## router_top
module router_top (
    input clock,
    input resetn,
    input packet_valid,
    input [7:0] data_in,
    input read_enb_0, read_enb_1, read_enb_2,
    output [7:0] data_out_0, data_out_1, data_out_2,
    output vld_out_0, vld_out_1, vld_out_2,
    output err,
    output busy
);
Settings: LEC_CHECK=0, CAP_MARGIN=20, CELL_PAD_IN_SITES_GLOBAL_PLACEMENT=0, CORE_MARGIN=2, CORE_UTILIZATION=72, CTS_CLUSTER_DIAMETER=31, CTS_CLUSTER_SIZE=44, GPL_TIMING_DRIVEN=1, MIN_ROUTING_LAYER=met1, PLACE_DENSITY_LB_ADDON=0.01, SETUP_SLACK_MARGIN=0.61, SLEW_MARGIN=20, TNS_END_PERCENT=95; clock period 2.68 ns.
run.sh (not shown) runs the stock make flow with config.mk's settings and CLKGATE_MAP_FILE=.
The starting point produced a layout that fails on setup timing.
Next try:
ABC_AREA = 1   (was unset)
CELL_PAD_IN_SITES_GLOBAL_PLACEMENT = unset   (was 0)
CTS_CLUSTER_DIAMETER = unset   (was 31)
CTS_CLUSTER_SIZE = 96   (was 44)
GPL_TIMING_DRIVEN = unset   (was 1)
MIN_ROUTING_LAYER = unset   (was met1)
PLACE_DENSITY_LB_ADDON = unset   (was 0.01)
SETUP_SLACK_MARGIN = unset   (was 0.61)
TNS_END_PERCENT = unset   (was 95)
clock period = 1.98 ns   (was 2.68 ns; I/O delays follow)
Result: The new run completed and failed the layout checks on setup timing; power came out higher by 42%; utilization came out lower by 2.5 points; sequential share of layout area came out lower by 1.4 points; fmax came out higher by 73%; flip-flop count does not change; setup slack is better by 1.0 ns; clock power came out lower by 17%; routed wire length came out lower by 25%; hold slack is better by 0.014 ns; design area came out higher by 2.6%.
Next try:
CORE_UTILIZATION = 70   (was 72)
CTS_CLUSTER_SIZE = 72   (was 96)
Outcome: The changed run finished but failed the layout checks on setup timing; wire length is lower by 9.8%; critical path depth stays the same; die size came out higher by 2.8%; total power goes down by 4.4%; via count falls by 4.8%; area after synthesis does not change.

========
Starting RTL as in the previous note.
clock: 5.0 ns
lec_check: 0
cap_margin: 20
cell_pad_in_sites_global_placement: 3
core_margin: 8
core_utilization: 40
cts_cluster_diameter: 312
gpl_routability_driven: 0
gpl_timing_driven: 0
max_routing_layer: met4
slew_margin: 20
The first run completed without violations.
Edit:
Settings changed: CELL_PAD_IN_SITES_GLOBAL_PLACEMENT 3 to unset, CORE_MARGIN 8 to 2, CORE_UTILIZATION 40 to 57, CTS_CLUSTER_DIAMETER 312 to unset, GPL_ROUTABILITY_DRIVEN 0 to unset, GPL_TIMING_DRIVEN 0 to unset, MAX_ROUTING_LAYER met4 to unset, SETUP_SLACK_MARGIN set to 0.81.
Clock period 5.0 ns to 2.84 ns, I/O delays scaled along.
Effect: Setup slack degrades by 1.3 ns; register-to-register slack degrades by 1.3 ns; maximum frequency is higher by a quarter to a third; non-clock buffer count is higher by 142; cell area is higher by roughly a tenth; cell count is lower by a few percent.
Edit:
Settings changed: ABC_AREA set to 1, CORE_UTILIZATION 57 to 68, SETUP_SLACK_MARGIN 0.81 to unset.
Clock period 2.84 ns to 2.33 ns, I/O delays scaled along.
Effect: Die area decreases by 12%; cell area decreases by 4.8%; via count grows by about 22%; first-iteration DRC count went up by about 40%; synthesized cell count came out higher by about 50%; core utilization climbs by 5.9 points; total power rises by 39%; setup slack gets worse by 0.25 ns; fmax increases by 11%; synthesized area grows by about 4.6%.
Edit:
Settings changed: ABC_AREA 1 to unset, CORE_UTILIZATION 68 to 40.
Clock period 2.33 ns to 3.57 ns, I/O delays scaled along.
After rerunning: Clock-buffer cell count went down by 15. Hold slack gets worse by 0.0052 ns. Wire length fell by 12%. Die size came out higher by 61%. Global-route usage is lower by 13 points. Register-to-register slack gains 0.43 ns. Via count drops by 27%. Clock power drops by 32%. Synthesized area decreases by 4.4%. Combinational power drops by 72%.
Edit:
Settings changed: CORE_UTILIZATION 40 to 13.
Clock period 3.57 ns to 6.24 ns, I/O delays scaled along.
=> The changed run completed without violations. Cell area grows by 6.8%. Clock-buffer cell count shrinks by 1. Wire length grows by 6.8%. Synthesized cell count stays the same.
Power and IR drop assume default switching activity.
